==> flow/config.mk <==
export PLATFORM = sky130hd
export DESIGN_NAME = cardinal_router
export DESIGN_NICKNAME = cardinal_router
export VERILOG_FILES = /design/flow/design.v
export SDC_FILE = /design/flow/constraint.sdc
export NUM_CORES = 4
export LEC_CHECK = 0
export CAP_MARGIN = 20
export CORE_MARGIN = 2
export CORE_UTILIZATION = 40
export SETUP_SLACK_MARGIN = -0.25
export SLEW_MARGIN = 20
==> flow/constraint.sdc <==
create_clock -name core_clock -period 3.59 [get_ports {clk}]
set_input_delay 0.7180 -clock core_clock [delete_from_list [all_inputs] [get_ports {clk}]]
set_output_delay 0.7180 -clock core_clock [all_outputs]
set_load 0.01 [all_outputs]
==> flow/design.v <==
module bufferDepth1 #(
    parameter WIDTH = 64
) (
    input clk, reset,
    input wrEnable, rdEnable,
    input [WIDTH-1:0] dataIn,
    output [WIDTH-1:0] dataOut,
    output full, empty
);
    reg [WIDTH-1:0] memory;                      
    reg fullFlag;                                
    assign full = fullFlag;
    assign empty = ~fullFlag;
    assign dataOut = memory;                     
    always @(posedge clk) begin
        if (reset) begin
            memory <= 0;
            fullFlag <= 0;
        end
        else begin
            if (wrEnable & (!fullFlag)) begin
                memory <= dataIn;
                fullFlag <= 1;
            end
            if (rdEnable & fullFlag) begin
                fullFlag <= 0;
            end
        end
    end
endmodule
module rotating_prioritizer (
    input clk, reset,
    input polarity,
    input req0, req1,
    output grant0, grant1
);
    reg grantReg0, grantReg1;
    assign grant0 = grantReg0;
    assign grant1 = grantReg1;
    reg lastGrant0, lastGrant1;
    reg reqF0, reqF1;
    reg grantF0, grantF1;
    always @(*) begin
        if (reqF0) begin
            grantF0 = 1;
            grantF1 = 0;
        end
        else begin
            grantF0 = 0;
            grantF1 = reqF1;
        end
    end
    always @(*) begin
        if (polarity) begin
            if (lastGrant1) begin
                {reqF0, reqF1} = {req0, req1};
                {grantReg0, grantReg1} = {grantF0, grantF1};              
            end
            else begin
                {reqF0, reqF1} = {req1, req0};
                {grantReg0, grantReg1} = {grantF1, grantF0};
            end
        end
        else begin  
            if (lastGrant0) begin
                {reqF0, reqF1} = {req0, req1};
                {grantReg0, grantReg1} = {grantF0, grantF1};              
            end
            else begin
                {reqF0, reqF1} = {req1, req0};
                {grantReg0, grantReg1} = {grantF1, grantF0};
            end
        end
    end
    always @(posedge clk) begin
        if (reset) begin
            lastGrant0 <= 1;  
            lastGrant1 <= 1;
        end
        else begin
            if (polarity) begin
                if (~req0 || ~req1) begin  
                    lastGrant1 <= 1;
                end
                else begin
                    if (grantReg0) begin
                        lastGrant1 <= 0;
                    end
                    if (grantReg1) begin
                        lastGrant1 <= 1;
                    end
                end
            end
            else begin  
                if (~req0 || ~req1) begin  
                    lastGrant0 <= 1;
                end
                else begin
                    if (grantReg0) begin
                        lastGrant0 <= 0;
                    end
                    if (grantReg1) begin
                        lastGrant0 <= 1;
                    end
                end
            end
        end
    end
endmodule
module cardinal_router 
#(
    parameter PACKET_SIZE = 64
)
(
    input clk, reset,                     
    output polarity,
    input cwsi,                          
    output cwri,                         
    input [PACKET_SIZE - 1:0] cwdi,      
    input ccwsi,                         
    output ccwri,                        
    input [PACKET_SIZE - 1:0] ccwdi,     
    input pesi,                          
    output peri,                         
    input [PACKET_SIZE - 1:0] pedi,      
    output cwso,                         
    input cwro,                          
    output [PACKET_SIZE - 1:0] cwdo,     
    output ccwso,                        
    input ccwro,                         
    output [PACKET_SIZE - 1:0] ccwdo,    
    output peso,                         
    input pero,                          
    output [PACKET_SIZE - 1:0] pedo      
);
    wire fullCwi0, fullCwi1, fullCcwi0, fullCcwi1, fullPei0, fullPei1;
    wire emptyCwi0, emptyCwi1, emptyCcwi0, emptyCcwi1, emptyPei0, emptyPei1;
    reg rdEnableCwi0, rdEnableCwi1, rdEnableCcwi0, rdEnableCcwi1, rdEnablePei0, rdEnablePei1;
    reg wrEnableCwi0, wrEnableCwi1, wrEnableCcwi0, wrEnableCcwi1, wrEnablePei0, wrEnablePei1;
    wire [PACKET_SIZE - 1:0] dataCwi0, dataCwi1, dataCcwi0, dataCcwi1, dataPei0, dataPei1;
    bufferDepth1 bufCwi0
    (
        .clk(clk),
        .reset(reset),
        .full(fullCwi0),
        .empty(emptyCwi0),
        .rdEnable(rdEnableCwi0),
        .wrEnable(wrEnableCwi0),
        .dataIn(cwdi),
        .dataOut(dataCwi0)
    );
    bufferDepth1 bufCwi1
    (
        .clk(clk),
        .reset(reset),
        .full(fullCwi1),
        .empty(emptyCwi1),
        .rdEnable(rdEnableCwi1),
        .wrEnable(wrEnableCwi1),
        .dataIn(cwdi),
        .dataOut(dataCwi1)
    );
    bufferDepth1 bufCcwi0
    (
        .clk(clk),
        .reset(reset),
        .full(fullCcwi0),
        .empty(emptyCcwi0),
        .rdEnable(rdEnableCcwi0),
        .wrEnable(wrEnableCcwi0),
        .dataIn(ccwdi),
        .dataOut(dataCcwi0)
    );
    bufferDepth1 bufCcwi1
    (
        .clk(clk),
        .reset(reset),
        .full(fullCcwi1),
        .empty(emptyCcwi1),
        .rdEnable(rdEnableCcwi1),
        .wrEnable(wrEnableCcwi1),
        .dataIn(ccwdi),
        .dataOut(dataCcwi1)
    );
    bufferDepth1 bufPei0
    (
        .clk(clk),
        .reset(reset),
        .full(fullPei0),
        .empty(emptyPei0),
        .rdEnable(rdEnablePei0),
        .wrEnable(wrEnablePei0),
        .dataIn(pedi),
        .dataOut(dataPei0)
    );   
    bufferDepth1 bufPei1
    (
        .clk(clk),
        .reset(reset),
        .full(fullPei1),
        .empty(emptyPei1),
        .rdEnable(rdEnablePei1),
        .wrEnable(wrEnablePei1),
        .dataIn(pedi),
        .dataOut(dataPei1)
    ); 
    wire fullCwo0, fullCwo1, fullCcwo0, fullCcwo1, fullPeo0, fullPeo1;
    wire emptyCwo0, emptyCwo1, emptyCcwo0, emptyCcwo1, emptyPeo0, emptyPeo1;
    wire rdEnableCwo0, rdEnableCwo1, rdEnableCcwo0, rdEnableCcwo1, rdEnablePeo0, rdEnablePeo1;
    reg wrEnableCwo0, wrEnableCwo1, wrEnableCcwo0, wrEnableCcwo1, wrEnablePeo0, wrEnablePeo1;
    reg [PACKET_SIZE - 1:0] dataInCwo0, dataInCwo1, dataInCcwo0, dataInCcwo1, dataInPeo0, dataInPeo1;
    wire [PACKET_SIZE - 1:0] dataOutCwo0, dataOutCwo1, dataOutCcwo0, dataOutCcwo1, dataOutPeo0, dataOutPeo1;
    bufferDepth1 bufCwo0
    (
        .clk(clk),
        .reset(reset),
        .full(fullCwo0),
        .empty(emptyCwo0),
        .rdEnable(rdEnableCwo0),
        .wrEnable(wrEnableCwo0),
        .dataIn(dataInCwo0),
        .dataOut(dataOutCwo0)
    );
    bufferDepth1 bufCwo1
    (
        .clk(clk),
        .reset(reset),
        .full(fullCwo1),
        .empty(emptyCwo1),
        .rdEnable(rdEnableCwo1),
        .wrEnable(wrEnableCwo1),
        .dataIn(dataInCwo1),
        .dataOut(dataOutCwo1)
    );
    bufferDepth1 bufCcwo0
    (
        .clk(clk),
        .reset(reset),
        .full(fullCcwo0),
        .empty(emptyCcwo0),
        .rdEnable(rdEnableCcwo0),
        .wrEnable(wrEnableCcwo0),
        .dataIn(dataInCcwo0),
        .dataOut(dataOutCcwo0)
    );
    bufferDepth1 bufCcwo1
    (
        .clk(clk),
        .reset(reset),
        .full(fullCcwo1),
        .empty(emptyCcwo1),
        .rdEnable(rdEnableCcwo1),
        .wrEnable(wrEnableCcwo1),
        .dataIn(dataInCcwo1),
        .dataOut(dataOutCcwo1)
    );
    bufferDepth1 bufPeo0
    (
        .clk(clk),
        .reset(reset),
        .full(fullPeo0),
        .empty(emptyPeo0),
        .rdEnable(rdEnablePeo0),
        .wrEnable(wrEnablePeo0),
        .dataIn(dataInPeo0),
        .dataOut(dataOutPeo0)
    );   
    bufferDepth1 bufPeo1
    (
        .clk(clk),
        .reset(reset),
        .full(fullPeo1),
        .empty(emptyPeo1),
        .rdEnable(rdEnablePeo1),
        .wrEnable(wrEnablePeo1),
        .dataIn(dataInPeo1),
        .dataOut(dataOutPeo1)
    );  
    reg reqCwiCwo, reqCwiPeo;
    reg reqCcwiCcwo, reqCcwiPeo;
    reg reqPeiCwo, reqPeiCcwo;
    wire grantCwiCwo, grantCwiPeo; 
    wire grantCcwiCcwo, grantCcwiPeo;
    wire grantPeiCwo, grantPeiCcwo;
    rotating_prioritizer arbiterCwo
    (
        .clk(clk),
        .reset(reset),
        .polarity(polarity),
        .req0(reqCwiCwo),
        .req1(reqPeiCwo),
        .grant0(grantCwiCwo),
        .grant1(grantPeiCwo)
    );
    rotating_prioritizer arbiterCcwo
    (
        .clk(clk),
        .reset(reset),
        .polarity(polarity),
        .req0(reqCcwiCcwo),
        .req1(reqPeiCcwo),
        .grant0(grantCcwiCcwo),
        .grant1(grantPeiCcwo)
    );
    rotating_prioritizer arbiterPeo
    (
        .clk(clk),
        .reset(reset),
        .polarity(polarity),
        .req0(reqCwiPeo),
        .req1(reqCcwiPeo),
        .grant0(grantCwiPeo),
        .grant1(grantCcwiPeo)
    );
    reg cwriReg, ccwriReg, periReg;
    reg cwsoReg, ccwsoReg, pesoReg;
    reg polarityReg;
    assign cwri     = cwriReg;
    assign ccwri    = ccwriReg;
    assign peri     = periReg;
    assign cwso     = cwsoReg;
    assign ccwso    = ccwsoReg;
    assign peso     = pesoReg;
    assign cwdo = (polarityReg == 0)   ? dataOutCwo1   : dataOutCwo0;
    assign ccwdo = (polarityReg == 0)  ? dataOutCcwo1  : dataOutCcwo0;  
    assign pedo = (polarityReg == 0)   ? dataOutPeo1   : dataOutPeo0; 
    assign rdEnableCwo0     = (polarityReg == 1)   ? (cwsoReg & cwro)      : 0;
    assign rdEnableCwo1     = (polarityReg == 0)   ? (cwsoReg & cwro)      : 0;
    assign rdEnableCcwo0    = (polarityReg == 1)   ? (ccwsoReg & ccwro)    : 0;  
    assign rdEnableCcwo1    = (polarityReg == 0)   ? (ccwsoReg & ccwro)    : 0;  
    assign rdEnablePeo0     = (polarityReg == 1)   ? (pesoReg & pero)      : 0;
    assign rdEnablePeo1     = (polarityReg == 0)   ? (pesoReg & pero)      : 0;  
    assign polarity = polarityReg;
    always @(posedge clk) begin
        if (reset) begin
            polarityReg <= 0;
        end
        else begin
            polarityReg <= ~polarityReg;
        end
    end
    always @(*) begin
        if(polarityReg == 0) begin
            if(emptyCwi1) begin 
                cwriReg = 1;
            end
            else begin 
                cwriReg = 0;
            end
            if(emptyCcwi1) begin 
                ccwriReg = 1;
            end
            else begin 
                ccwriReg = 0;
            end
            if(emptyPei1) begin 
                periReg = 1; 
            end
            else begin 
                periReg = 0;
            end
        end
        else begin  
            if(emptyCwi0) begin 
                cwriReg = 1;
            end
            else begin 
                cwriReg = 0;
            end
            if(emptyCcwi0) begin 
                ccwriReg = 1;
            end
            else begin 
                ccwriReg = 0;
            end
            if(emptyPei0) begin 
                periReg = 1;
            end
            else begin 
                periReg = 0;
            end
        end
    end
    always @(*) begin
        if(polarityReg == 0) begin
            wrEnableCwi0 = 0;
            wrEnableCcwi0 = 0;
            wrEnablePei0 = 0;
            if(cwsi && cwriReg) begin 
                wrEnableCwi1 = 1;
            end
            else begin 
                wrEnableCwi1 = 0;
            end
            if(ccwsi && ccwriReg) begin
                wrEnableCcwi1 = 1;
            end
            else begin 
                wrEnableCcwi1 = 0; 
            end
            if(pesi && periReg) begin 
                wrEnablePei1 = 1;
            end
            else begin 
                wrEnablePei1 = 0;   
            end
        end
        else begin
            wrEnableCwi1 = 0;
            wrEnableCcwi1 = 0;
            wrEnablePei1 = 0;
            if(cwsi && cwriReg) begin 
                wrEnableCwi0 = 1;
            end
            else begin 
                wrEnableCwi0 = 0;
            end
            if(ccwsi && ccwriReg) begin 
                wrEnableCcwi0 = 1;
            end
            else begin 
                wrEnableCcwi0 = 0; 
            end
            if(pesi && periReg) begin 
                wrEnablePei0 = 1;
            end
            else begin 
                wrEnablePei0 = 0; 
            end
        end 
    end
    always @(*) begin
        reqCwiCwo = 0;
        reqCwiPeo = 0;
        reqCcwiCcwo = 0;
        reqCcwiPeo = 0;
        reqPeiCwo = 0;
        reqPeiCcwo = 0;
        if(polarityReg == 0) begin  
            if(fullCwi0 && (dataCwi0[48] == 1) && emptyCwo0) begin 
                reqCwiCwo = 1;
            end
            if(fullCwi0 && (dataCwi0[48] == 0) && emptyPeo0) begin 
                reqCwiPeo = 1;
            end
            if(fullCcwi0 && (dataCcwi0[48] == 1) && emptyCcwo0) begin 
                reqCcwiCcwo = 1;
            end
            if(fullCcwi0 && (dataCcwi0[48] == 0) && emptyPeo0) begin 
                reqCcwiPeo = 1;
            end
            if(fullPei0 && (dataPei0[62] == 0) && emptyCwo0) begin 
                reqPeiCwo = 1;
            end
            if(fullPei0 && (dataPei0[62] == 1) && emptyCcwo0) begin 
                reqPeiCcwo = 1;
            end
        end
        else begin  
            if(fullCwi1 && (dataCwi1[48] == 1) && emptyCwo1) begin 
                reqCwiCwo = 1;
            end
            if(fullCwi1 && (dataCwi1[48] == 0) && emptyPeo1) begin 
                reqCwiPeo = 1;
            end
            if(fullCcwi1 && (dataCcwi1[48] == 1) && emptyCcwo1) begin 
                reqCcwiCcwo = 1;
            end
            if(fullCcwi1 && (dataCcwi1[48] == 0) && emptyPeo1) begin 
                reqCcwiPeo = 1;
            end
            if(fullPei1 && (dataPei1[62] == 0) && emptyCwo1) begin 
                reqPeiCwo = 1;
            end
            if(fullPei1 && (dataPei1[62] == 1) && emptyCcwo1) begin 
                reqPeiCcwo = 1;
            end
        end
    end
    always @(*) begin
        rdEnableCwi0 = 0;
        rdEnableCwi1 = 0;
        rdEnableCcwi0 = 0;
        rdEnableCcwi1 = 0;
        rdEnablePei0 = 0;
        rdEnablePei1 = 0;
        wrEnableCwo0 = 0;
        wrEnableCwo1 = 0;
        wrEnableCcwo0 = 0;
        wrEnableCcwo1 = 0;
        wrEnablePeo0 = 0;
        wrEnablePeo1 = 0;
        dataInCwo0 = 64'bx;
        dataInCwo1 = 64'bx;
        dataInCcwo0 = 64'bx;
        dataInCcwo1 = 64'bx;
        dataInPeo0 = 64'bx;
        dataInPeo1 = 64'bx;
        if(polarityReg == 0)  
        begin
            if(grantCwiCwo) begin                            
                rdEnableCwi0 = 1;
                wrEnableCwo0 = 1;
                dataInCwo0 = dataCwi0;                       
                dataInCwo0[55-:8] = dataCwi0[55-:8] >> 1;    
            end
            if(grantCwiPeo) begin
                rdEnableCwi0 = 1;
                wrEnablePeo0 = 1;
                dataInPeo0 = dataCwi0;
                dataInPeo0[55-:8] = dataCwi0[55-:8] >> 1;
            end
            if(grantCcwiCcwo) begin
                rdEnableCcwi0 = 1;
                wrEnableCcwo0 = 1;
                dataInCcwo0 = dataCcwi0;
                dataInCcwo0[55-:8] = dataCcwi0[55-:8] >> 1;
            end
            if(grantCcwiPeo) begin
                rdEnableCcwi0 = 1;
                wrEnablePeo0 = 1;
                dataInPeo0 = dataCcwi0;
                dataInPeo0[55-:8] = dataCcwi0[55-:8] >> 1;
            end
            if(grantPeiCwo) begin
                rdEnablePei0 = 1;
                wrEnableCwo0 = 1;
                dataInCwo0 = dataPei0;
                dataInCwo0[55-:8] = dataPei0[55-:8] >> 1;
            end
            if(grantPeiCcwo) begin
                rdEnablePei0 = 1;
                wrEnableCcwo0 = 1;
                dataInCcwo0 = dataPei0;
                dataInCcwo0[55-:8] = dataPei0[55-:8] >> 1;
            end
        end
        else  
        begin
            if(grantCwiCwo) begin
                rdEnableCwi1 = 1;
                wrEnableCwo1 = 1;
                dataInCwo1 = dataCwi1;
                dataInCwo1[55-:8] = dataCwi1[55-:8] >> 1;
            end
            if(grantCwiPeo) begin
                rdEnableCwi1 = 1;
                wrEnablePeo1 = 1;
                dataInPeo1 = dataCwi1;
                dataInPeo1[55-:8] = dataCwi1[55-:8] >> 1;
            end
            if(grantCcwiCcwo) begin
                rdEnableCcwi1 = 1;
                wrEnableCcwo1 = 1;
                dataInCcwo1 = dataCcwi1;
                dataInCcwo1[55-:8] = dataCcwi1[55-:8] >> 1;
            end
            if(grantCcwiPeo) begin
                rdEnableCcwi1 = 1;
                wrEnablePeo1 = 1;
                dataInPeo1 = dataCcwi1;
                dataInPeo1[55-:8] = dataCcwi1[55-:8] >> 1;
            end
            if(grantPeiCwo) begin
                rdEnablePei1 = 1;
                wrEnableCwo1 = 1;
                dataInCwo1 = dataPei1;
                dataInCwo1[55-:8] = dataPei1[55-:8] >> 1;
            end
            if(grantPeiCcwo) begin
                rdEnablePei1 = 1;
                wrEnableCcwo1 = 1;
                dataInCcwo1 = dataPei1;
                dataInCcwo1[55-:8] = dataPei1[55-:8] >> 1;
            end
        end
    end
    always @(*) begin
        cwsoReg     = (polarityReg == 0) ? (fullCwo1 & cwro)   : (fullCwo0 & cwro);
        ccwsoReg    = (polarityReg == 0) ? (fullCcwo1 & ccwro) : (fullCcwo0 & ccwro);  
        pesoReg     = (polarityReg == 0) ? (fullPeo1 & pero)   : (fullPeo0 & pero);    
    end 
endmodule 
==> flow/run.sh <==
#!/bin/bash
# the make line also repeats each setting of config.mk as NAME=value (left out here)
make -C /OpenROAD-flow-scripts/flow DESIGN_CONFIG=/design/flow/config.mk WORK_HOME=/design/flow/orfs CLKGATE_MAP_FILE= finish
==> impl_metrics.py, run 1 <==
# Generated from Yosys and OpenROAD reports
metrics = {
    "pwr": {
        "pg_comb_w": 0.00269,
        "combPwrFrac": 0.127,
        "p_leak_nw": 14.0,
        "netSwitchingPower_w": 0.00555,
        "clockPowerShare": 0.429,
        "switching_share": 0.262,
        "power-per-cell-area_nw_per_um2": 522,
        "pg_clk_w": 0.00908,
        "intPower_w": 0.0156,
        "pg_seq_w": 0.00937,
        "irDropWorstVdd_mv": 0.374,
        "maxPowerGroup": "sequential cells",
        "sequentialPowerShare": 0.443,
    },
    "synth": {
        "syn_area_sq_um": 32600,
        "top_cell": "nand2_1",
        "ys_ff": 779,
        "simple_gate_area_frac": 0.150,
        "common_cells": "786 x nand2_1, 779 x dfxtp_1, 394 x a21oi_1, 342 x nor2_1, 321 x mux2i_1",
        "synth_seq_share": 0.478,
        "adder_share": 0,
        "ys_types": 55,
        "mux_share": 0.165,
        "synth_cells": 3655,
        "flop_cell": "dfxtp_1",
        "synth.avg_cell_area_sq_um": 8.93,
        "top_cells_by_area": "dfxtp_1 48%, mux2i_1 9.8%, nand2_1 9.0%",
        "top_area_frac": 0.478,
        "ys_sh_xor": 0,
        "ys_cells": 3655,
        "synth-compound-area-share": 0.165,
        "synth-edff-count": 0,
        "top_area_cell": "dfxtp_1",
        "ys_warn_count": 3,
        "ys_chip_area_sq_um": 32600,
        "synthArstFlopShare": 0,
        "top_logic_kind": "multiplexers",
    },
    "global_route": {
        "grt_max_degree": 213,
        "antenna_found_initial": 12,
        "overflow": 0,
        "grt_pass1_wl_um": 167000,
        "grt_use_total": 0.265,
        "grt_pass1_vias": 26300,
    },
    "detailed_routing": {
        "drc": 0,
        "first_iter_violations": 1940,
        "drtPass1Iterations": 5,
        "viasPerCell": 5.41,
        "wire_per_inst_um": 22.7,
        "vias": 27100,
        "antenna_left": 0,
        "drt-total-wl_um": 114000,
    },
    "layout": {
        "fin_cells": 5020,
        "logic_area_sq_um": 15800,
        "fillers": 7667,
        "regArea_sq_um": 15600,
        "nets": 4087,
        "syn2layout_area_growth_pct": 24.1,
    },
    "worst_setup_path": {
        "max_stage_delay_ns": 0.60,
        "critPathSlowestCell": "dfxtp_4",
        "cp-startpoint": "polarityReg$_SDFF_PP0_",
        "reg2reg_slack_ns": 0.64,
        "reg2reg_to": "bufCwo1.memory[30]$_SDFFE_PP0P_",
        "crit_arrival_ns": 2.77,
        "crit_buf_inv": 2,
        "worstRegToRegCells": 6,
        "cp-endpoint": "pedo[34]",
        "reg2reg_from": "polarityReg$_SDFF_PP0_",
        "cp_top_family": "buffers and inverters",
        "cp_cell_sequence": "buf_12, mux2_2, clkdlybuf4s50_1",
        "worstSetupPathType": "flip-flop to output pin",
        "cp_max_fo": 88,
        "startpoint_type": "flip-flop",
        "crit_cells": 3,
        "crit_path_end_kind": "output pin",
        "required_ns": 2.87,
    },
    "hold_path": {
        "worstHoldStart": "bufCcwi1.memory[18]$_SDFFE_PP0P_",
        "hold_end": "bufCcwi1.memory[18]$_SDFFE_PP0P_",
        "worstHoldPathType": "flip-flop to flip-flop",
        "holdPathStages": 2,
    },
    "clock_tree": {
        "cts_tree": "built",
        "clkLatencyLatePin_ns": 0.62,
        "cts_max_level": 3,
        "clk_pin_slew_ns": 0.06,
        "cts-resized-gates": 0,
        "post_cts_buffers": 0,
        "cts_inserted_buffers": 84,
        "numClockSinks": 779,
        "cts_root_buffer": "clkbuf_16",
        "cts_hold_buf": 0,
        "cts_buffer_depth": 3,
    },
    "job": {
        "drv_cap": 0,
        "warnings": 35,
    },
    "outcome": {
        "status": "timing/DRC/antenna clean",
    },
    "final_timing": {
        "tns_ns": 0,
        "drv_slew": 0,
        "final-setup-viol-count": 0,
        "post-route-min-period_ns": 3.49,
        "holdWs_ns": 0.464,
        "hold_violations": 0,
        "relSlewSlack": 0.202,
        "tightest_slew_ns": 1.20,
        "fmax_mhz": 287,
        "fin_worst_skew_ns": 0.0262,
        "finalCritPeriodShare": 0.972,
    },
    "placed_design": {
        "hpwl_um": 65300,
        "placedCellCount": 4861,
        "place.gp.congestion": 0.786,
        "port_buffers": 394,
    },
    "floorplan": {
        "initial_core_util": 0.404,
        "pin_count": 399,
        "die_area_sq_um": 83900,
        "die_w_um": 290,
        "core_sq_um": 80700,
        "rows": 104,
        "die-height_um": 290,
    },
}
==> area by class of cell <==
| class | count | area share |
|---|---|---|
| Sequential cell | 779 | 0.385 |
| Timing Repair Buffer | 457 | 0.120 |
| Tap cell | 1060 | 0.0328 |
| Inverter | 8 | 0.000742 |
| Multi-Input combinational cell | 2557 | 0.389 |
| Clock inverter | 31 | 0.0101 |
| Antenna cell | 8 | 0.000494 |
| Clock buffer | 120 | 0.0615 |
==> metrics by stage <==
| step | total power [W] | setup WS (ns) | util | area, sq um |
|---|---|---|---|---|
| final | 0.0212 | 0.102 | 0.502 | 40500 |
| after global routing | 0.0219 | -0.00889 | 0.502 | 40500 |
| after CTS | 0.0213 | 0.0408 | 0.502 | 40500 |
| after detailed placement | 0.0122 | 0.643 | 0.466 | 37600 |
| after global placement | 0.0122 | 0.657 | 0.466 | 37600 |
| after floorplan | 0.0110 | 0.699 | - | 32600 |
==> layer usage <==
metal / part of all wire / global-route usage
met1: 0.44 / 0.353
met3: 0.056 / 0.0389
met2: 0.47 / 0.436
met4: 0.031 / 0.0945
met5: 0.00031 / 0
==> inputs of run 2 (changes only) <==
Settings changed: ABC_AREA set to 1, CELL_PAD_IN_SITES_DETAIL_PLACEMENT set to 1, CORE_ASPECT_RATIO set to 1.63, CORE_UTILIZATION 40 to 51, CTS_CLUSTER_DIAMETER set to 304, MAX_ROUTING_LAYER set to met4, MIN_ROUTING_LAYER set to met1, PLACE_DENSITY_LB_ADDON set to 0.18, SETUP_SLACK_MARGIN -0.25 to unset, SLEW_MARGIN 20 to 25, TNS_END_PERCENT set to 50.
Clock period 3.59 ns to 3.0 ns, I/O delays scaled along.
==> run 2 against run 1 <==
Effect of this change: the flow now stops in global routing; synthesized cell count grew 56%; area after synthesis grew 10%; die size shrank 13%.
==> impl_metrics.py, run 2 <==
# Physical implementation metrics
metrics = {
    "synth": {
        "simple_gate_area_frac": 0.305,
        "syn_area_sq_um": 36000,
        "synth-compound-area-share": 0.147,
        "flop_cell": "dfxtp_1",
        "ys_types": 27,
        "top_area_cell": "dfxtp_1",
        "synth_cells": 5708,
        "synth_seq_share": 0.434,
        "synth-edff-count": 0,
        "ys_chip_area_sq_um": 36000,
        "top_cell": "nand2_1",
        "ys_cells": 5708,
        "synth.avg_cell_area_sq_um": 6.30,
        "ys_warn_count": 3,
        "ys_sh_xor": 0,
        "top_area_frac": 0.434,
        "top_logic_kind": "simple AND/OR/NAND/NOR gates",
        "synthArstFlopShare": 0,
        "mux_share": 0,
        "ys_ff": 779,
        "adder_share": 0,
        "common_cells": "1597 x nand2_1, 1158 x nor2_1, 779 x dfxtp_1, 733 x o21ai_0, 607 x inv_1",
        "top_cells_by_area": "dfxtp_1 43%, nand2_1 17%, nor2_1 12%",
    },
    "outcome": {
        "status": "stopped before the end",
        "stop_stage": "global routing",
        "tool.error": "[ERROR GRT-0232] Routing congestion too high. Check the congestion heatmap in the GUI.",
    },
    "placed_design": {
        "placed_area_sq_um": 40600,
        "port_buffers": 394,
        "place.gp.congestion": 0.865,
        "hpwl_um": 97900,
        "dp_slack_ns": -0.206,
    },
    "floorplan": {
        "rows": 124,
        "initial_core_util": 0.514,
        "core_sq_um": 70000,
        "pin_count": 399,
        "die_w_um": 212,
        "die_area_sq_um": 72700,
        "die-height_um": 343,
    },
    "clock_tree": {
        "cts_max_level": 3,
        "cts_inserted_buffers": 73,
        "cts_buffer_depth": 3,
        "numClockSinks": 779,
        "cts_root_buffer": "clkbuf_16",
    },
    "global_route": {
        "overflow": 7,
        "grt_use_total": 0.715,
    },
}
[run 2: per-stage QoR]
stage | hold slack (ns) | power, W | TNS [ns] | util | std cells
after global placement | 0.448 | 0.0173 | 0 | 0.580 | 6754
after detailed placement | 0.458 | 0.0178 | -1.76 | 0.580 | 6754
after CTS | 0.474 | 0.0283 | -0.741 | 0.620 | 6893
after floorplan | 0.439 | 0.0152 | 0 | - | 5710
[run 2: what timing repair did]
action | 4_1_cts
endpoints found under the setup margin | 276
gates resized | 208
hold buffers | 0
setup buffers | 5
gates cloned | 6
pin swaps | 1
[run 2: routing by layer]
layer  track usage  GRT overflow
met1         0.694             0
met5             -             -
met2         0.918             0
met4         0.721             7
met3         0.473             0
==> inputs of run 3 (changes only) <==
Settings changed: CELL_PAD_IN_SITES_DETAIL_PLACEMENT 1 to unset, CORE_ASPECT_RATIO 1.63 to unset, CORE_UTILIZATION 51 to 70, CTS_CLUSTER_DIAMETER 304 to unset, CTS_CLUSTER_SIZE set to 37, HOLD_SLACK_MARGIN set to 0.29, MAX_ROUTING_LAYER met4 to unset, MIN_ROUTING_LAYER met1 to unset, PLACE_DENSITY_LB_ADDON 0.18 to unset, SLEW_MARGIN 25 to 20, TNS_END_PERCENT 50 to unset.
Clock period 3.0 ns to 2.01 ns, I/O delays scaled along.
==> run 3 against run 2 <==
Effect of this change: synthesized cell count stayed put; die size is 27% lower; the run again fails in global routing; area after synthesis stayed put.
==> impl_metrics.py, run 3 <==
# Physical implementation metrics
metrics = {
    "placed_design": {
        "port_buffers": 394,
        "placed_area_sq_um": 42400,
        "hpwl_um": 74300,
        "place.gp.congestion": 0.921,
        "dp_slack_ns": -0.297,
    },
    "synth": {
        "synth_cells": 5708,
        "synthArstFlopShare": 0,
        "synth-edff-count": 0,
        "flop_cell": "dfxtp_1",
        "top_logic_kind": "simple AND/OR/NAND/NOR gates",
        "syn_area_sq_um": 36000,
        "synth_seq_share": 0.434,
        "ys_sh_xor": 0,
        "ys_cells": 5708,
        "ys_warn_count": 3,
        "common_cells": "1597 x nand2_1, 1158 x nor2_1, 779 x dfxtp_1, 733 x o21ai_0, 607 x inv_1",
        "top_cell": "nand2_1",
        "simple_gate_area_frac": 0.305,
        "synth-compound-area-share": 0.147,
        "adder_share": 0,
        "ys_chip_area_sq_um": 36000,
        "synth.avg_cell_area_sq_um": 6.30,
        "ys_ff": 779,
        "top_area_cell": "dfxtp_1",
        "mux_share": 0,
        "top_cells_by_area": "dfxtp_1 43%, nand2_1 17%, nor2_1 12%",
        "ys_types": 27,
        "top_area_frac": 0.434,
    },
    "clock_tree": {
        "cts_root_buffer": "clkbuf_16",
        "cts_max_level": 3,
        "cts_buffer_depth": 3,
        "cts_inserted_buffers": 79,
        "numClockSinks": 779,
    },
    "floorplan": {
        "core_sq_um": 51100,
        "rows": 83,
        "pin_count": 399,
        "die-height_um": 231,
        "initial_core_util": 0.704,
        "die_w_um": 231,
        "die_area_sq_um": 53200,
    },
    "global_route": {
        "grt_use_total": 1.05,
        "overflow": 4371,
    },
    "outcome": {
        "stop_stage": "global routing",
        "status": "stopped before the end",
        "tool.error": "[ERROR GRT-0232] Routing congestion too high. Check the congestion heatmap in the GUI.",
    },
}
run 3: stage by stage:
stage               cells  setup TNS [ns]
floorplan            5710           -1.95
global placement     6665          -32.57
detailed placement   6665          -44.96
CTS                  6847         -195.92
run 3: what timing repair did:
item / 4_1_cts
setup buffers: 24
resized: 1021
cloned: 33
pin swaps: 47
setup endpoints to repair: 579
hold buffers: 0
run 3: metal layers:
| metal | track usage | GRT overflow |
|---|---|---|
| met2 | 1.29 | 3128 |
| met3 | 0.856 | 91 |
| met4 | 1.20 | 1046 |
| met5 | 0.716 | 8 |
| met1 | 0.929 | 98 |
==> inputs of run 4 (changes only) <==
Settings changed: ABC_AREA 1 to unset, CORE_UTILIZATION 70 to 61, CTS_CLUSTER_DIAMETER set to 357, CTS_CLUSTER_SIZE 37 to unset, HOLD_SLACK_MARGIN 0.29 to unset, MAX_ROUTING_LAYER set to met4.
Clock period 2.01 ns to 2.0 ns, I/O delays scaled along.
==> run 4 against run 3 <==
Effect of this change: the run again fails in global routing; area after synthesis shrank 9.3%; synthesized cell count shrank 36%; die size grew 4.0%.
==> impl_metrics.py, run 4 <==
# Physical implementation metrics
metrics = {
    "floorplan": {
        "core_sq_um": 52800,
        "die-height_um": 235,
        "die_w_um": 235,
        "die_area_sq_um": 55300,
        "initial_core_util": 0.618,
        "pin_count": 399,
        "rows": 84,
    },
    "synth": {
        "top_cells_by_area": "dfxtp_1 48%, mux2i_1 9.8%, nand2_1 9.0%",
        "synth-edff-count": 0,
        "synth-compound-area-share": 0.165,
        "adder_share": 0,
        "ys_chip_area_sq_um": 32600,
        "synth_seq_share": 0.478,
        "top_area_cell": "dfxtp_1",
        "flop_cell": "dfxtp_1",
        "common_cells": "786 x nand2_1, 779 x dfxtp_1, 394 x a21oi_1, 342 x nor2_1, 321 x mux2i_1",
        "synth_cells": 3655,
        "ys_cells": 3655,
        "syn_area_sq_um": 32600,
        "top_area_frac": 0.478,
        "synthArstFlopShare": 0,
        "top_logic_kind": "multiplexers",
        "mux_share": 0.165,
        "ys_sh_xor": 0,
        "top_cell": "nand2_1",
        "ys_warn_count": 3,
        "ys_ff": 779,
        "simple_gate_area_frac": 0.150,
        "ys_types": 55,
        "synth.avg_cell_area_sq_um": 8.93,
    },
    "clock_tree": {
        "cts_max_level": 3,
        "cts_hold_buf": 0,
        "cts_inserted_buffers": 78,
        "numClockSinks": 779,
        "cts_root_buffer": "clkbuf_16",
        "cts_buffer_depth": 3,
    },
    "outcome": {
        "status": "stopped before the end",
        "stop_stage": "global routing",
    },
    "placed_design": {
        "dp_slack_ns": -0.474,
        "hpwl_um": 69900,
        "place.gp.congestion": 0.886,
        "port_buffers": 394,
        "placedCellCount": 4602,
    },
}
==> run 4: timing repair <==
item                                    4_1_cts
pin swaps                                    30
gates cloned                                 41
gates resized                               991
endpoints found under the hold margin         0
buffers inserted                            104
endpoints found under the setup margin      645
==> run 4: per-stage QoR <==
stage          TNS (ns)  cell area [sq um]
4_1_cts         -290.54              44300
3_3_place_gp    -152.39              38800
2_1_floorplan    -27.85              33000
3_5_place_dp    -177.36              38800
==> inputs of run 5 (changes only) <==
Settings changed: CORE_ASPECT_RATIO set to 0.54, CORE_UTILIZATION 61 to 70, CTS_CLUSTER_DIAMETER 357 to unset, CTS_CLUSTER_SIZE set to 40, MAX_ROUTING_LAYER met4 to unset, PLACE_DENSITY_LB_ADDON set to 0.01, SETUP_SLACK_MARGIN set to 0.63.
Clock period 2.0 ns to 2.23 ns, I/O delays scaled along.
==> run 5 against run 4 <==
Effect of this change: the run again fails in global routing; die size is 12% lower; synthesized cell count stayed put; area after synthesis stayed put.
==> impl_metrics.py, run 5 <==
# Physical implementation metrics
metrics = {
    "outcome": {
        "status": "stopped before the end",
        "stop_stage": "global routing",
        "tool.error": "[ERROR DPL-0038] Utilization greater than 100%, impossible to legalize",
    },
    "synth": {
        "simple_gate_area_frac": 0.150,
        "synth.avg_cell_area_sq_um": 8.93,
        "mux_share": 0.165,
        "top_area_frac": 0.478,
        "ys_cells": 3655,
        "ys_types": 55,
        "synth-compound-area-share": 0.165,
        "ys_sh_xor": 0,
        "syn_area_sq_um": 32600,
        "top_cells_by_area": "dfxtp_1 48%, mux2i_1 9.8%, nand2_1 9.0%",
        "synth_seq_share": 0.478,
        "top_area_cell": "dfxtp_1",
        "ys_warn_count": 3,
        "synth-edff-count": 0,
        "ys_ff": 779,
        "top_logic_kind": "multiplexers",
        "adder_share": 0,
        "synthArstFlopShare": 0,
        "ys_chip_area_sq_um": 32600,
        "top_cell": "nand2_1",
        "flop_cell": "dfxtp_1",
        "synth_cells": 3655,
        "common_cells": "786 x nand2_1, 779 x dfxtp_1, 394 x a21oi_1, 342 x nor2_1, 321 x mux2i_1",
    },
    "floorplan": {
        "initial_core_util": 0.706,
        "pin_count": 399,
        "rows": 58,
        "die_w_um": 298,
        "die_area_sq_um": 48400,
        "core_sq_um": 46200,
        "die-height_um": 163,
    },
    "placed_design": {
        "dp_slack_ns": -0.254,
        "port_buffers": 394,
        "hpwl_um": 74600,
        "placed_area_sq_um": 39300,
        "place.gp.congestion": 0.917,
    },
    "clock_tree": {
        "cts_root_buffer": "clkbuf_16",
        "cts_inserted_buffers": 67,
        "cts_buffer_depth": 3,
        "cts_hold_buf": 0,
        "cts_max_level": 3,
        "numClockSinks": 779,
    },
}
-- run 5: stage by stage --
| stage | instances | power (W) |
|---|---|---|
| after CTS | 4770 | 0.0331 |
| after detailed placement | 4539 | 0.0201 |
| after global placement | 4539 | 0.0199 |
| after floorplan | 3657 | 0.0181 |
-- run 5: what timing repair did --
| item | CTS |
|---|---|
| pin swaps | 19 |
| gates cloned | 34 |
| setup endpoints to repair | 973 |
| buffers inserted | 81 |
| resized | 1101 |
==> inputs of run 6 (changes only) <==
Settings changed: ABC_AREA set to 1, CORE_ASPECT_RATIO 0.54 to unset, CORE_UTILIZATION 70 to 41, CTS_CLUSTER_SIZE 40 to unset, MAX_ROUTING_LAYER set to met4, PLACE_DENSITY_LB_ADDON 0.01 to 0.26, SETUP_SLACK_MARGIN 0.63 to unset.
Clock period 2.23 ns to 4.02 ns, I/O delays scaled along.
==> run 6 against run 5 <==
Effect of this change: the run now finishes clean; area after synthesis rose by 10%; synthesized cell count rose by 56%; die size rose by 86%.
==> impl_metrics.py, run 6 <==
# Generated from Yosys and OpenROAD reports
metrics = {
    "layout": {
        "logic_area_sq_um": 16400,
        "fin_area_sq_um": 43400,
        "syn2layout_area_growth_pct": 20.7,
        "fillers": 8832,
        "nets": 6065,
        "final_util": 0.499,
        "fin_cells": 7090,
        "regArea_sq_um": 15600,
    },
    "detailed_routing": {
        "antenna_left": 0,
        "drt-total-wl_um": 120000,
        "wire_per_inst_um": 17.0,
        "vias": 34900,
        "drtPass1Iterations": 5,
        "first_iter_violations": 3028,
        "viasPerCell": 4.92,
        "drc": 0,
    },
    "floorplan": {
        "pin_count": 399,
        "die_w_um": 300,
        "initial_core_util": 0.414,
        "core_sq_um": 86900,
        "die_area_sq_um": 90100,
        "rows": 108,
        "die-height_um": 300,
    },
    "hold_path": {
        "holdPathStages": 2,
        "hold_end": "bufCcwi0.memory[37]$_SDFFE_PP0P_",
        "worstHoldPathType": "flip-flop to flip-flop",
        "worstHoldStart": "bufCcwi0.memory[37]$_SDFFE_PP0P_",
    },
    "synth": {
        "top_cells_by_area": "dfxtp_1 43%, nand2_1 17%, nor2_1 12%",
        "top_area_cell": "dfxtp_1",
        "synth-compound-area-share": 0.147,
        "mux_share": 0,
        "top_cell": "nand2_1",
        "synth-edff-count": 0,
        "top_area_frac": 0.434,
        "flop_cell": "dfxtp_1",
        "synth_cells": 5708,
        "ys_ff": 779,
        "simple_gate_area_frac": 0.305,
        "ys_types": 27,
        "syn_area_sq_um": 36000,
        "common_cells": "1597 x nand2_1, 1158 x nor2_1, 779 x dfxtp_1, 733 x o21ai_0, 607 x inv_1",
        "ys_chip_area_sq_um": 36000,
        "ys_warn_count": 3,
        "synth_seq_share": 0.434,
        "top_logic_kind": "simple AND/OR/NAND/NOR gates",
        "synth.avg_cell_area_sq_um": 6.30,
        "adder_share": 0,
        "synthArstFlopShare": 0,
        "ys_cells": 5708,
        "ys_sh_xor": 0,
    },
    "final_timing": {
        "rsz0062_at_grt": "no",
        "tns_ns": 0,
        "fin_worst_skew_ns": 0.0307,
        "drv_slew": 0,
        "fmax_mhz": 263,
        "finalCritPeriodShare": 0.946,
        "final-setup-viol-count": 0,
        "relSlewSlack": 0.208,
        "hold_violations": 0,
        "post-route-min-period_ns": 3.80,
        "tightest_slew_ns": 1.19,
    },
    "global_route": {
        "busiest_layer": "met2",
        "grt_pass1_wl_um": 183000,
        "met2_usage": 0.424,
        "grt_use_total": 0.267,
        "grt_max_degree": 194,
        "overflow": 0,
        "use_met3": 0.0293,
        "use_met1": 0.355,
        "grt_pass1_vias": 31300,
        "antenna_found_initial": 4,
    },
    "worst_setup_path": {
        "worstSetupPathType": "flip-flop to output pin",
        "crit_cells": 3,
        "reg2reg_from": "polarityReg$_SDFF_PP0_",
        "cp_max_fo": 166,
        "critPathSlowestCell": "o21ai_0",
        "crit_buf_inv": 2,
        "cp-startpoint": "polarityReg$_SDFF_PP0_",
        "crit_arrival_ns": 3.00,
        "max_stage_delay_ns": 0.75,
        "worstRegToRegCells": 14,
        "cp_cell_sequence": "buf_12, o21ai_0, clkdlybuf4s50_1",
        "reg2reg_slack_ns": 0.87,
        "reg2reg_to": "bufCwo0.memory[12]$_SDFFE_PP0P_",
        "startpoint_type": "flip-flop",
        "crit_path_end_kind": "output pin",
        "cp_top_family": "buffers and inverters",
        "cp-endpoint": "pedo[21]",
        "required_ns": 3.22,
    },
    "clock_tree": {
        "cts_tree": "built",
        "cts_buffer_depth": 3,
        "numClockSinks": 779,
        "cts_max_level": 3,
        "cts_root_buffer": "clkbuf_16",
        "clkLatencyLatePin_ns": 0.64,
        "cts-resized-gates": 0,
        "cts_hold_buf": 0,
        "cts_inserted_buffers": 85,
        "clk_pin_slew_ns": 0.07,
        "post_cts_buffers": 0,
    },
    "placed_design": {
        "placed_area_sq_um": 40500,
        "place.gp.congestion": 0.866,
        "hpwl_um": 70700,
        "port_buffers": 394,
        "placedCellCount": 6933,
    },
    "pwr": {
        "sequentialPowerShare": 0.421,
        "netSwitchingPower_w": 0.00631,
        "pg_seq_w": 0.00877,
        "maxPowerGroup": "sequential cells",
        "power-per-cell-area_nw_per_um2": 481,
        "irDropWorstVdd_mv": 0.331,
        "combPwrFrac": 0.194,
        "intPower_w": 0.0145,
        "switching_share": 0.303,
        "pg_clk_w": 0.00804,
        "p_leak_nw": 20.0,
        "pg_comb_w": 0.00404,
        "clockPowerShare": 0.386,
    },
    "job": {
        "warnings": 37,
        "drv_cap": 0,
    },
    "outcome": {
        "status": "timing/DRC/antenna clean",
    },
}
## run 6: through the flow
step	worst slack, ns	hold slack [ns]	power (W)
5_1_grt	0.133	0.480	0.0218
3_3_place_gp	0.902	0.447	0.0129
6_report	0.218	0.461	0.0209
4_1_cts	0.275	0.461	0.0210
2_1_floorplan	1.34	0.439	0.0114
3_5_place_dp	0.898	0.452	0.0129
## run 6: layer usage
layer | up-vias | wire (um)
met5 | - | 0
met4 | 0 | 3360
met3 | 199 | 7640
met2 | 1176 | 55600
met1 | 15700 | 53700
li1 | 17800 | -
## run 6: final cells by class
cell class                 count  share of cell area
timing repair buffer         454               0.110
sequential                   779               0.359
inverter                     615              0.0537
clock inverter                23             0.00672
antenna                        3            0.000173
multi-input combinational   3930               0.377
clock buffer                 131              0.0595
tap                         1155              0.0333
==> inputs of run 7 (changes only) <==
Settings changed: ABC_AREA 1 to unset, CORE_UTILIZATION 41 to 70, CTS_CLUSTER_SIZE set to 37, MAX_ROUTING_LAYER met4 to unset, PLACE_DENSITY_LB_ADDON 0.26 to unset.
Clock period 4.02 ns to 2.52 ns, I/O delays scaled along.
==> run 7 against run 6 <==
Effect of this change: the flow now stops in global routing; synthesized cell count is 36% lower; area after synthesis decreased by 9.3%; die size shrank 46%.
==> impl_metrics.py, run 7 <==
# Physical implementation metrics
metrics = {
    "synth": {
        "mux_share": 0.165,
        "ys_cells": 3655,
        "top_cell": "nand2_1",
        "ys_sh_xor": 0,
        "synthArstFlopShare": 0,
        "top_cells_by_area": "dfxtp_1 48%, mux2i_1 9.8%, nand2_1 9.0%",
        "top_logic_kind": "multiplexers",
        "ys_warn_count": 3,
        "syn_area_sq_um": 32600,
        "ys_types": 55,
        "synth_cells": 3655,
        "simple_gate_area_frac": 0.150,
        "top_area_cell": "dfxtp_1",
        "synth_seq_share": 0.478,
        "ys_ff": 779,
        "top_area_frac": 0.478,
        "synth-edff-count": 0,
        "adder_share": 0,
        "common_cells": "786 x nand2_1, 779 x dfxtp_1, 394 x a21oi_1, 342 x nor2_1, 321 x mux2i_1",
        "ys_chip_area_sq_um": 32600,
        "synth.avg_cell_area_sq_um": 8.93,
        "flop_cell": "dfxtp_1",
        "synth-compound-area-share": 0.165,
    },
    "placed_design": {
        "port_buffers": 394,
        "hpwl_um": 64700,
        "placedCellCount": 4452,
        "dp_slack_ns": -0.0905,
        "place.gp.congestion": 0.871,
    },
    "clock_tree": {
        "cts_inserted_buffers": 74,
        "cts_root_buffer": "clkbuf_16",
        "cts_max_level": 3,
        "cts_buffer_depth": 3,
        "numClockSinks": 779,
        "cts_hold_buf": 0,
    },
    "floorplan": {
        "rows": 79,
        "die_area_sq_um": 48300,
        "die-height_um": 220,
        "die_w_um": 220,
        "core_sq_um": 46300,
        "initial_core_util": 0.705,
        "pin_count": 399,
    },
    "outcome": {
        "status": "stopped before the end",
        "stop_stage": "global routing",
    },
}
## run 7: repair_timing
item	4_1_cts
setup endpoints to repair	288
setup buffers	60
cloned	26
gates resized	527
pin swaps	15
## run 7: per-stage QoR
stage	area [sq um]	power (W)
after CTS	41500	0.0291
after detailed placement	37700	0.0175
after global placement	37700	0.0173
after floorplan	32600	0.0156
==> inputs of run 8 (changes only) <==
Settings changed: CTS_CLUSTER_SIZE 37 to 35, MAX_ROUTING_LAYER set to met4, SETUP_SLACK_MARGIN set to -0.14.
Clock period 2.52 ns to 2.36 ns, I/O delays scaled along.
==> run 8 against run 7 <==
Effect of this change: the run again fails in global routing; synthesized cell count is the same; area after synthesis unchanged; die size is the same.
==> impl_metrics.py, run 8 <==
# Physical implementation metrics
metrics = {
    "synth": {
        "ys_warn_count": 3,
        "top_logic_kind": "multiplexers",
        "ys_chip_area_sq_um": 32600,
        "mux_share": 0.165,
        "ys_cells": 3655,
        "flop_cell": "dfxtp_1",
        "synth_cells": 3655,
        "synth-compound-area-share": 0.165,
        "synth.avg_cell_area_sq_um": 8.93,
        "top_cells_by_area": "dfxtp_1 48%, mux2i_1 9.8%, nand2_1 9.0%",
        "synthArstFlopShare": 0,
        "ys_sh_xor": 0,
        "simple_gate_area_frac": 0.150,
        "ys_types": 55,
        "top_cell": "nand2_1",
        "ys_ff": 779,
        "syn_area_sq_um": 32600,
        "synth-edff-count": 0,
        "adder_share": 0,
        "top_area_cell": "dfxtp_1",
        "synth_seq_share": 0.478,
        "common_cells": "786 x nand2_1, 779 x dfxtp_1, 394 x a21oi_1, 342 x nor2_1, 321 x mux2i_1",
        "top_area_frac": 0.478,
    },
    "placed_design": {
        "hpwl_um": 65600,
        "place.gp.congestion": 0.907,
        "port_buffers": 394,
        "placed_area_sq_um": 37900,
        "placedCellCount": 4479,
    },
    "floorplan": {
        "die_area_sq_um": 48300,
        "core_sq_um": 46300,
        "rows": 79,
        "die_w_um": 220,
        "die-height_um": 220,
        "pin_count": 399,
        "initial_core_util": 0.705,
    },
    "clock_tree": {
        "cts_inserted_buffers": 76,
        "cts_max_level": 3,
        "numClockSinks": 779,
        "cts_buffer_depth": 3,
        "cts_root_buffer": "clkbuf_16",
    },
    "outcome": {
        "stop_stage": "global routing",
        "status": "stopped before the end",
        "tool.error": "[ERROR GRT-0228] Horizontal edge usage exceeds the maximum allowed. (18, 6) usage=65535 limit=3000",
    },
}
## run 8: repair_timing
action / CTS
setup buffers: 22
setup endpoints to repair: 210
gates cloned: 8
resized: 325
hold buffers: 0
pin swaps: 0
## run 8: through the flow
step,hold slack (ns),setup slack (ns),total power (W),setup TNS [ns]
3_3_place_gp,0.452,-0.123,0.0185,-5.62
2_1_floorplan,0.444,-0.0705,0.0167,-6.76
4_1_cts,0.236,-0.456,0.0309,-109.03
3_5_place_dp,0.459,-0.164,0.0187,-11.68
==> inputs of run 9 (changes only) <==
Settings changed: CORE_UTILIZATION 70 to 61, CTS_CLUSTER_SIZE 35 to 97, SETUP_SLACK_MARGIN -0.14 to 0.5.
Clock period 2.36 ns to 2.01 ns, I/O delays scaled along.
==> run 9 against run 8 <==
Effect of this change: now fails the layout checks on negative setup slack; area after synthesis unchanged; die size up 14%; synthesized cell count unchanged.
==> impl_metrics.py, run 9 <==
# Generated from Yosys and OpenROAD reports
metrics = {
    "synth": {
        "ys_sh_xor": 0,
        "top_area_frac": 0.478,
        "common_cells": "786 x nand2_1, 779 x dfxtp_1, 394 x a21oi_1, 342 x nor2_1, 321 x mux2i_1",
        "top_cells_by_area": "dfxtp_1 48%, mux2i_1 9.8%, nand2_1 9.0%",
        "adder_share": 0,
        "synthArstFlopShare": 0,
        "ys_ff": 779,
        "syn_area_sq_um": 32600,
        "synth_cells": 3655,
        "top_logic_kind": "multiplexers",
        "ys_types": 55,
        "synth.avg_cell_area_sq_um": 8.93,
        "synth_seq_share": 0.478,
        "ys_chip_area_sq_um": 32600,
        "ys_cells": 3655,
        "simple_gate_area_frac": 0.150,
        "synth-edff-count": 0,
        "flop_cell": "dfxtp_1",
        "top_cell": "nand2_1",
        "ys_warn_count": 3,
        "top_area_cell": "dfxtp_1",
        "mux_share": 0.165,
        "synth-compound-area-share": 0.165,
    },
    "final_timing": {
        "post-route-min-period_ns": 2.71,
        "fmax_mhz": 369,
        "rsz0062_at_grt": "yes",
        "fin_ws_ns": -0.698,
        "drv_slew": 0,
        "hold_violations": 0,
        "finalCritPeriodShare": 1.35,
        "tightest_slew_ns": 1.29,
        "fin_worst_skew_ns": 0.0276,
        "relSlewSlack": 0.137,
        "holdWs_ns": 0.0200,
        "final-setup-viol-count": 880,
    },
    "layout": {
        "fillers": 2152,
        "nets": 4435,
        "fin_cells": 4990,
        "syn2layout_area_growth_pct": 46.3,
        "fin_area_sq_um": 47700,
    },
    "pwr": {
        "power-per-cell-area_nw_per_um2": 832,
        "maxPowerGroup": "sequential cells",
        "pg_clk_w": 0.0153,
        "p_leak_nw": 17.8,
        "clockPowerShare": 0.386,
        "netSwitchingPower_w": 0.0112,
        "pg_comb_w": 0.00747,
        "intPower_w": 0.0285,
        "switching_share": 0.281,
        "combPwrFrac": 0.188,
        "pg_seq_w": 0.0169,
        "power_w": 0.0397,
        "irDropWorstVdd_mv": 0.975,
        "sequentialPowerShare": 0.426,
    },
    "clock_tree": {
        "clk_pin_slew_ns": 0.07,
        "cts_root_buffer": "clkbuf_16",
        "cts_max_level": 3,
        "cts_buffer_depth": 3,
        "cts_tree": "built",
        "numClockSinks": 779,
        "cts_inserted_buffers": 78,
        "clkLatencyLatePin_ns": 0.65,
    },
    "worst_setup_path": {
        "crit_top_cell": "buf_12",
        "crit_buf_inv": 8,
        "reg2reg_slack_ns": -0.70,
        "cp-endpoint": "bufPeo0.fullFlag$_SDFFE_PP0P_",
        "crit_path_end_kind": "flip-flop",
        "worstRegToRegCells": 13,
        "critPathSlowestCell": "o31a_4",
        "cp_top_family": "buffers and inverters",
        "cp_cell_sequence": "buf_4, buf_12, buf_12, buf_6, o31a_1, a2111oi_4, o31a_4, buf_12, buf_8, buf_12, buf_6, a21oi_4, nor2_1",
        "startpoint_type": "flip-flop",
        "required_ns": 2.53,
        "reg2reg_to": "bufPeo0.fullFlag$_SDFFE_PP0P_",
        "max_stage_delay_ns": 0.41,
        "crit_cells": 13,
        "cp-startpoint": "polarityReg$_SDFF_PP0_",
        "reg2reg_from": "polarityReg$_SDFF_PP0_",
        "crit_arrival_ns": 3.23,
        "worstSetupPathType": "flip-flop to flip-flop",
        "cp_max_fo": 7,
    },
    "placed_design": {
        "placed_area_sq_um": 39700,
        "hpwl_um": 70200,
        "port_buffers": 394,
        "dp_slack_ns": -0.391,
        "placedCellCount": 4610,
        "place.gp.congestion": 0.902,
    },
    "hold_path": {
        "worstHoldPathType": "input pin to flip-flop",
        "worstHoldStart": "reset",
        "hold_end": "arbiterPeo.lastGrant0$_SDFFE_PP1P_",
        "holdPathStages": 2,
    },
    "detailed_routing": {
        "viasPerCell": 6.85,
        "drc": 0,
        "vias": 34200,
        "antenna_left": 0,
        "wire_per_inst_um": 29.5,
        "first_iter_violations": 4617,
        "drtPass1Iterations": 8,
        "drt-total-wl_um": 147000,
    },
    "global_route": {
        "grt_use_total": 0.417,
        "overflow": 0,
        "grt_pass1_vias": 30500,
        "antenna_found_initial": 8,
        "grt_max_degree": 204,
        "grt_pass1_wl_um": 175000,
    },
    "outcome": {
        "so.violations": "negative setup slack",
        "status": "finished with violations",
    },
    "floorplan": {
        "rows": 84,
        "core_sq_um": 52800,
        "die-height_um": 235,
        "die_w_um": 235,
        "die_area_sq_um": 55300,
        "pin_count": 399,
        "initial_core_util": 0.618,
    },
    "job": {
        "drv_cap": 0,
        "warnings": 38,
    },
}
-- run 9: timing repair --
| action | CTS | global route |
|---|---|---|
| cloned | 20 | 69 |
| pin swaps | 5 | 138 |
| setup endpoints to repair | 974 | 974 |
| resized | 891 | 408 |
| hold buffers | 0 | 0 |
| setup buffers | 53 | 91 |
-- run 9: cell type report --
cell class	count	area, sq um	share of cell area
inverters	8	30.0	0.000629
clock buffers	109	2270	0.0476
clock inverters	29	347	0.00726
multi-input cells	2557	17900	0.375
flip-flops and latches	779	15600	0.327
diodes	9	22.5	0.000472
repair buffers	811	10700	0.224
well taps	688	861	0.0180
-- run 9: metrics by stage --
stage | setup TNS (ns) | util
final | -295.54 | 0.905
after global routing | -314.84 | 0.904
after CTS | -216.99 | 0.830
after detailed placement | -124.17 | 0.752
after global placement | -105.76 | 0.752
after floorplan | -26.57 | -
-- run 9: per-layer routing --
| metal | wire length, um | vias up | global-route usage |
|---|---|---|---|
| met5 | 0 | - | - |
| met4 | 14600 | 0 | 0.208 |
| met3 | 20400 | 1179 | 0.0782 |
| met2 | 63700 | 3182 | 0.670 |
| met1 | 48400 | 15900 | 0.503 |
| li1 | - | 13900 | - |
==> inputs of run 10 (changes only) <==
Settings changed: ABC_AREA set to 1, CORE_UTILIZATION 61 to 72, CTS_CLUSTER_DIAMETER set to 320, CTS_CLUSTER_SIZE 97 to unset, MAX_ROUTING_LAYER met4 to unset, PLACE_DENSITY set to 0.36, SETUP_SLACK_MARGIN 0.5 to unset.
Clock period 2.01 ns to 2.84 ns, I/O delays scaled along.
==> run 10 against run 9 <==
Effect of this change: the layout still fails its checks (negative setup slack); sequential share of layout area is 2.9 points higher; worst hold slack better by 0.44 ns; clock power is 29% lower; combinational power is 15% lower; area after synthesis is 10% higher; total power is 25% lower; non-clock buffer count is 314 lower; first-iteration DRC count is 34% higher; utilization is 1.4 points lower.
==> impl_metrics.py, run 10 <==
# Generated from Yosys and OpenROAD reports
metrics = {
    "outcome": {
        "status": "finished with violations",
        "so.violations": "negative setup slack",
    },
    "detailed_routing": {
        "first_iter_violations": 6168,
        "drt-total-wl_um": 128000,
        "vias": 39300,
        "antenna_left": 0,
        "wire_per_inst_um": 19.4,
        "viasPerCell": 5.93,
        "drtPass1Iterations": 8,
        "drc": 0,
    },
    "worst_setup_path": {
        "startpoint_type": "flip-flop",
        "crit_cells": 3,
        "required_ns": 2.27,
        "cp_max_fo": 112,
        "max_stage_delay_ns": 0.90,
        "reg2reg_slack_ns": -0.12,
        "crit_path_end_kind": "output pin",
        "reg2reg_from": "polarityReg$_SDFF_PP0_",
        "crit_arrival_ns": 2.66,
        "reg2reg_to": "bufCcwo0.memory[23]$_SDFFE_PP0P_",
        "cp-endpoint": "cwdo[26]",
        "worstRegToRegCells": 17,
        "cp-startpoint": "polarityReg$_SDFF_PP0_",
        "cp_cell_sequence": "buf_16, o21ai_0, dlygate4sd2_1",
        "crit_buf_inv": 2,
        "cp_top_family": "AND-OR/OR-AND gates",
        "worstSetupPathType": "flip-flop to output pin",
        "critPathSlowestCell": "o21ai_0",
    },
    "clock_tree": {
        "numClockSinks": 779,
        "clkLatencyLatePin_ns": 0.63,
        "cts_inserted_buffers": 78,
        "cts_max_level": 3,
        "clk_pin_slew_ns": 0.06,
        "cts_root_buffer": "clkbuf_16",
        "cts_tree": "built",
        "cts_buffer_depth": 3,
    },
    "floorplan": {
        "core_sq_um": 49200,
        "die_w_um": 228,
        "die-height_um": 228,
        "rows": 81,
        "die_area_sq_um": 51800,
        "initial_core_util": 0.732,
        "pin_count": 399,
    },
    "synth": {
        "flop_cell": "dfxtp_1",
        "ys_cells": 5708,
        "synth-compound-area-share": 0.147,
        "top_area_cell": "dfxtp_1",
        "mux_share": 0,
        "syn_area_sq_um": 36000,
        "top_cells_by_area": "dfxtp_1 43%, nand2_1 17%, nor2_1 12%",
        "top_area_frac": 0.434,
        "adder_share": 0,
        "ys_warn_count": 3,
        "simple_gate_area_frac": 0.305,
        "top_logic_kind": "simple AND/OR/NAND/NOR gates",
        "synth-edff-count": 0,
        "ys_sh_xor": 0,
        "common_cells": "1597 x nand2_1, 1158 x nor2_1, 779 x dfxtp_1, 733 x o21ai_0, 607 x inv_1",
        "top_cell": "nand2_1",
        "synth_seq_share": 0.434,
        "ys_types": 27,
        "ys_chip_area_sq_um": 36000,
        "synth_cells": 5708,
        "synth.avg_cell_area_sq_um": 6.30,
        "synthArstFlopShare": 0,
        "ys_ff": 779,
    },
    "final_timing": {
        "hold_violations": 0,
        "fin_ws_ns": -0.385,
        "post-route-min-period_ns": 3.22,
        "fmax_mhz": 310,
        "relSlewSlack": 0.291,
        "drv_slew": 0,
        "final-setup-viol-count": 139,
        "rsz0062_at_grt": "yes",
        "fin_worst_skew_ns": 0.0175,
        "finalCritPeriodShare": 1.14,
        "holdWs_ns": 0.464,
        "tightest_slew_ns": 1.05,
    },
    "pwr": {
        "maxPowerGroup": "sequential cells",
        "netSwitchingPower_w": 0.00908,
        "combPwrFrac": 0.213,
        "clockPowerShare": 0.367,
        "pg_seq_w": 0.0125,
        "pg_clk_w": 0.0109,
        "switching_share": 0.306,
        "power-per-cell-area_nw_per_um2": 678,
        "irDropWorstVdd_mv": 0.533,
        "p_leak_nw": 21.6,
        "intPower_w": 0.0206,
        "sequentialPowerShare": 0.420,
        "pg_comb_w": 0.00633,
    },
    "hold_path": {
        "worstHoldPathType": "flip-flop to flip-flop",
        "holdPathStages": 2,
        "hold_end": "bufCwi0.memory[58]$_SDFFE_PP0P_",
        "worstHoldStart": "bufCwi0.memory[58]$_SDFFE_PP0P_",
    },
    "placed_design": {
        "hpwl_um": 67100,
        "place.gp.congestion": 0.887,
        "port_buffers": 394,
    },
    "global_route": {
        "grt_pass1_wl_um": 182000,
        "grt_pass1_vias": 35800,
        "met2_usage": 0.700,
        "use_met3": 0.117,
        "overflow": 0,
        "use_met1": 0.531,
        "grt_max_degree": 194,
        "busiest_layer": "met2",
        "grt_use_total": 0.445,
        "antenna_found_initial": 11,
    },
    "layout": {
        "fillers": 2646,
        "final_util": 0.891,
        "nets": 6103,
        "syn2layout_area_growth_pct": 21.7,
    },
    "job": {
        "drv_cap": 0,
        "warnings": 42,
    },
}
## run 10: what timing repair did
item,4_1_cts,5_1_grt
setup buffers,2,6
pin swaps,0,3
cloned,1,13
setup endpoints to repair,149,454
endpoints found under the hold margin,0,0
hold buffers,0,0
gates resized,109,163
## run 10: final cells by class
type	count	area, sq um	share of cell area
Timing Repair Buffer	497	5770	0.132
Sequential cell	779	15600	0.356
Clock buffer	119	2390	0.0546
Tap cell	664	831	0.0190
Clock inverter	17	294	0.00672
Inverter	615	2330	0.0531
Multi-Input combinational cell	3932	16600	0.378
Antenna cell	8	20.0	0.000457
## run 10: layer usage
layer / vias to the layer above / routed length [um]
li1: 17900 / -
met1: 17400 / 43800
met2: 3175 / 55300
met3: 869 / 18500
met4: 6 / 10700
met5: - / 39
## run 10: through the flow
step / instances / setup WS [ns] / cell area [sq um] / setup TNS, ns / power (W)
floorplan: 5710 / 0.399 / 36000 / 0 / 0.0161
global placement: 6465 / 0.120 / 40300 / 0 / 0.0180
detailed placement: 6465 / 0.0650 / 40300 / 0 / 0.0182
CTS: 6604 / -0.158 / 43000 / -3.57 / 0.0289
global route: 6627 / -0.367 / 43800 / -29.55 / 0.0306
finish: 6631 / -0.385 / 43800 / -6.56 / 0.0297
==> inputs of run 11 (changes only) <==
Settings changed: ABC_AREA 1 to unset, CELL_PAD_IN_SITES_DETAIL_PLACEMENT set to 0, CORE_UTILIZATION 72 to 17, CTS_CLUSTER_DIAMETER 320 to unset, HOLD_SLACK_MARGIN set to 0.07, MAX_ROUTING_LAYER set to met5, PLACE_DENSITY 0.36 to unset, PLACE_DENSITY_LB_ADDON set to 0.27, TNS_END_PERCENT set to 10.
Clock period 2.84 ns to 4.22 ns, I/O delays scaled along.
==> run 11 against run 10 <==
Effect of this change: now clean on timing, DRC and antenna; area after synthesis fell by 9.3%; design area fell by 2.8%; combinational power fell by 62%; register-to-register slack improved by 0.87 ns; synthesized cell count fell by 36%; critical path depth did not move; sequential share of layout area rose by 1.0 points.
==> impl_metrics.py, run 11 <==
# Generated from Yosys and OpenROAD reports
metrics = {
    "synth": {
        "ys_cells": 3655,
        "synth.avg_cell_area_sq_um": 8.93,
        "syn_area_sq_um": 32600,
        "top_area_cell": "dfxtp_1",
        "top_cell": "nand2_1",
        "top_cells_by_area": "dfxtp_1 48%, mux2i_1 9.8%, nand2_1 9.0%",
        "top_logic_kind": "multiplexers",
        "ys_types": 55,
        "synth_seq_share": 0.478,
        "simple_gate_area_frac": 0.150,
        "common_cells": "786 x nand2_1, 779 x dfxtp_1, 394 x a21oi_1, 342 x nor2_1, 321 x mux2i_1",
        "ys_warn_count": 3,
        "synthArstFlopShare": 0,
        "ys_sh_xor": 0,
        "mux_share": 0.165,
        "top_area_frac": 0.478,
        "synth_cells": 3655,
    },
    "detailed_routing": {
        "drt-total-wl_um": 145000,
        "m1WireLength_um": 63100,
        "drc": 0,
        "viasPerCell": 4.18,
        "top_layer": "met5",
        "wl_met2_um": 73700,
        "first_iter_violations": 1629,
        "antenna_left": 0,
        "vias": 27200,
        "drtPass1Iterations": 5,
        "met3_length_um": 4590,
    },
    "floorplan": {
        "initial_core_util": 0.171,
        "die_w_um": 442,
        "die-height_um": 442,
        "pin_count": 399,
        "die_area_sq_um": 195000,
        "rows": 160,
        "core_sq_um": 190000,
    },
    "worst_setup_path": {
        "reg2reg_slack_ns": 0.75,
        "startpoint_type": "flip-flop",
        "critPathSlowestCell": "dfxtp_4",
        "worstSetupPathType": "flip-flop to output pin",
        "crit_cells": 3,
        "crit_arrival_ns": 3.04,
        "reg2reg_to": "bufPeo0.memory[35]$_SDFFE_PP0P_",
        "cp-endpoint": "ccwri",
        "crit_buf_inv": 2,
        "cp_cell_sequence": "buf_4, mux2i_1, clkdlybuf4s50_1",
        "cp_max_fo": 25,
        "crit_path_end_kind": "output pin",
        "max_stage_delay_ns": 0.69,
        "reg2reg_from": "polarityReg$_SDFF_PP0_",
        "cp-startpoint": "polarityReg$_SDFF_PP0_",
        "required_ns": 3.38,
    },
    "final_timing": {
        "finalCritPeriodShare": 0.920,
        "final-setup-viol-count": 0,
        "fmax_mhz": 258,
        "tightest_slew_ns": 1.17,
        "holdWs_ns": 0.462,
        "hold_violations": 0,
        "relSlewSlack": 0.219,
        "rsz0062_at_grt": "no",
        "fin_worst_skew_ns": 0.0384,
        "drv_slew": 0,
        "tns_ns": 0,
        "post-route-min-period_ns": 3.88,
    },
    "pwr": {
        "netSwitchingPower_w": 0.00529,
        "pg_seq_w": 0.00799,
        "switching_share": 0.281,
        "combPwrFrac": 0.126,
        "pg_clk_w": 0.00848,
        "pg_comb_w": 0.00238,
        "maxPowerGroup": "the clock network",
        "intPower_w": 0.0136,
        "power-per-cell-area_nw_per_um2": 443,
    },
    "clock_tree": {
        "cts_max_level": 3,
        "numClockSinks": 779,
        "cts_tree": "built",
        "clkLatencyLatePin_ns": 0.74,
        "cts_buffer_depth": 3,
        "cts_inserted_buffers": 95,
        "cts_root_buffer": "clkbuf_16",
        "cts_hold_buf": 0,
        "clk_pin_slew_ns": 0.07,
    },
    "layout": {
        "regArea_sq_um": 15600,
        "syn2layout_area_growth_pct": 30.5,
        "fillers": 20800,
        "logic_area_sq_um": 15800,
        "nets": 4108,
    },
    "hold_path": {
        "worstHoldPathType": "flip-flop to flip-flop",
        "hold_end": "bufCcwi1.memory[29]$_SDFFE_PP0P_",
        "worstHoldStart": "bufCcwi1.memory[29]$_SDFFE_PP0P_",
        "holdPathStages": 2,
    },
    "placed_design": {
        "place.gp.congestion": 0.758,
        "hpwl_um": 93900,
        "port_buffers": 394,
    },
    "global_route": {
        "grt_pass1_vias": 27000,
        "grt_use_total": 0.145,
        "antenna_found_initial": 29,
        "grt_max_degree": 185,
        "grt_pass1_wl_um": 205000,
    },
    "outcome": {
        "status": "timing/DRC/antenna clean",
    },
    "job": {
        "drv_cap": 0,
        "warnings": 33,
    },
}
run 11: area by class of cell:
cell class / count / area share
clock buffer: 144 / 0.0670
sequential: 779 / 0.366
inverter: 8 / 0.000705
tap: 2511 / 0.0738
timing repair buffer: 467 / 0.113
multi-input combinational: 2557 / 0.370
antenna: 4 / 0.000235
clock inverter: 32 / 0.00887
run 11: what timing repair did:
action                                  CTS  global route
setup buffers                             1             0
endpoints found under the setup margin    1             0
resized                                   0             0
run 11: stage by stage:
step	setup slack [ns]	total power [W]	area, sq um	cells	utilization
floorplan	1.20	0.00934	32600	3657	-
global placement	0.787	0.0106	39300	6321	0.207
detailed placement	0.802	0.0106	39300	6321	0.207
CTS	0.144	0.0192	42600	6498	0.224
global route	0.204	0.0196	42600	6500	0.224
finish	0.338	0.0188	42600	6502	0.224
run 11: routing by layer:
metal  GRT usage  up-vias
met1       0.179    13200
met3      0.0200      195
met2       0.261      566
met5           0        -
li1            -    13200
met4      0.0394        8
Power and IR drop assume default switching activity.
